==> run a: inputs <==
## std_fp_smult_pipe
module std_fp_smult_pipe #(
    parameter WIDTH = 32,
    parameter INT_WIDTH = 16,
    parameter FRAC_WIDTH = 16
) (
    input  [WIDTH-1:0]              left,
    input  [WIDTH-1:0]              right,
    input  logic                    reset,
    input  logic                    go,
    input  logic                    clk,
    output logic [WIDTH-1:0]        out,
    output logic                    done
);
Settings: LEC_CHECK=0, CAP_MARGIN=15, CORE_ASPECT_RATIO=1.72, CORE_MARGIN=2, CORE_UTILIZATION=48, CTS_CLUSTER_DIAMETER=277, GPL_TIMING_DRIVEN=0, PLACE_DENSITY_LB_ADDON=0.14, SETUP_SLACK_MARGIN=2.19, SLEW_MARGIN=30; clock period 7.82 ns.
run.sh (not shown) runs the stock make flow with config.mk's settings and CLKGATE_MAP_FILE=.
==> inputs of run b, as changes to run a <==
CAP_MARGIN = 0   (was 15)
CORE_ASPECT_RATIO = unset   (was 1.72)
CORE_UTILIZATION = 72   (was 48)
CTS_CLUSTER_DIAMETER = unset   (was 277)
GPL_TIMING_DRIVEN = unset   (was 0)
PLACE_DENSITY = 0.67   (was unset)
PLACE_DENSITY_LB_ADDON = unset   (was 0.14)
SETUP_SLACK_MARGIN = 0.9   (was 2.19)
SLEW_MARGIN = 20   (was 30)
==> flow/constraint.sdc (replaced) <==
create_clock -name core_clock -period 7.5 [get_ports {clk}]
set_input_delay 1.5000 -clock core_clock [delete_from_list [all_inputs] [get_ports {clk}]]
set_output_delay 1.5000 -clock core_clock [all_outputs]
set_load 0.01 [all_outputs]
==> inputs of run c, as changes to run a <==
ABC_AREA = 0   (was unset)
CAP_MARGIN = 20   (was 15)
CORE_ASPECT_RATIO = unset   (was 1.72)
CORE_UTILIZATION = 72   (was 48)
CTS_CLUSTER_DIAMETER = 193   (was 277)
CTS_CLUSTER_SIZE = 96   (was unset)
GPL_TIMING_DRIVEN = unset   (was 0)
PLACE_DENSITY_LB_ADDON = unset   (was 0.14)
SETUP_SLACK_MARGIN = 0.27   (was 2.19)
SLEW_MARGIN = 20   (was 30)
==> flow/constraint.sdc (replaced) <==
create_clock -name core_clock -period 2.74 [get_ports {clk}]
set_input_delay 0.5480 -clock core_clock [delete_from_list [all_inputs] [get_ports {clk}]]
set_output_delay 0.5480 -clock core_clock [all_outputs]
set_load 0.01 [all_outputs]
==> results <==
The lowest power belongs to run a, the highest to run c.
Critical path depth: run a > run b > run c.
In run a the global-route usage is lower than in run b, by 9.7 points.
Of run a and run b, run a has the higher die size (gap 49%, measured against run b).
In clock-buffer cell count, run c and run b do not differ.
The highest utilization belongs to run c, the lowest to run a.
Run b completed with no timing, DRC or antenna violations. Run a completed without violations. Run c finished but failed the layout checks on negative setup slack.
Worst setup slack, lowest first: run c, run b, run a.
Between run c and run a, the lower cell count is in run c (gap 3.2%, measured against run a).
Of run a and run c, run c has the higher clock power (gap about 70%, measured against run c).
The highest via count belongs to run c, the lowest to run a.
Fmax, highest first: run b, run c, run a.
==> figures <==
Leakage: run a 17.75 nW; run b 17.65 nW; run c 18.71 nW
Number of detailed-routing iterations run before antenna repair: run a 5; run b 8; run c 8
Final Hold Slack: run a 413.2 ps; run b 415.2 ps; run c 407.6 ps
Status: run a complete, no violations; run b complete, no violations; run c failed layout checks
Layout check failures: run a -; run b -; run c negative setup slack
Multi-input gate area: run a 27100 um^2; run b 27210 um^2; run c 27330 um^2
Post-route setup TNS: run a 0 ps; run b 0 ps; run c -141960 ps
Routing usage on met3: run a 4.981%; run b 12.57%; run c 10.65%
Flop-to-flop setup slack: run a 290 ps; run b 100 ps; run c -4790 ps
Number of cells upsized or downsized after cts: run a 611; run b 275; run c 145
Routed length on met3: run a 5794 um; run b 14670 um; run c 14940 um
Hold_sp: run a comp.done_buf[0]; run b comp.done_buf[0]; run c comp.done_buf[1]
Pint: run a 1.620 mW; run b 1.827 mW; run c 5.054 mW
Logic share of the area: run a 71.95%; run b 73.01%; run c 70.46%
Launch instance of the worst register-to-register path: run a comp.rtmp[2]; run b comp.rtmp[5]; run c comp.rtmp[4]
Launching element of the worst setup path: run a comp.rtmp[2]; run b comp.rtmp[5]; run c comp.rtmp[4]
Final critical delay including setup and external delays: run a 7529 ps; run b 7400 ps; run c 7526 ps
Half-perimeter wire length after detailed placement: run a 98300 um; run b 72120 um; run c 76830 um
Number of well-tap cells placed: run a 875; run b 585; run c 585
Width of the die: run a 200.2 um; run b 214.1 um; run c 214.1 um
Met1 Wirelength: run a 35110 um; run b 33450 um; run c 34160 um
Final standard cell utilization of the core: run a 57.58%; run b 86.15%; run c 89.66%
Sequential-cell power consumption: run a 601 uW; run b 632 uW; run c 1.71 mW
Post CTS Setup Buffer Count: run a 77; run b 73; run c 28
Power is estimated from default activity; no workload was simulated.
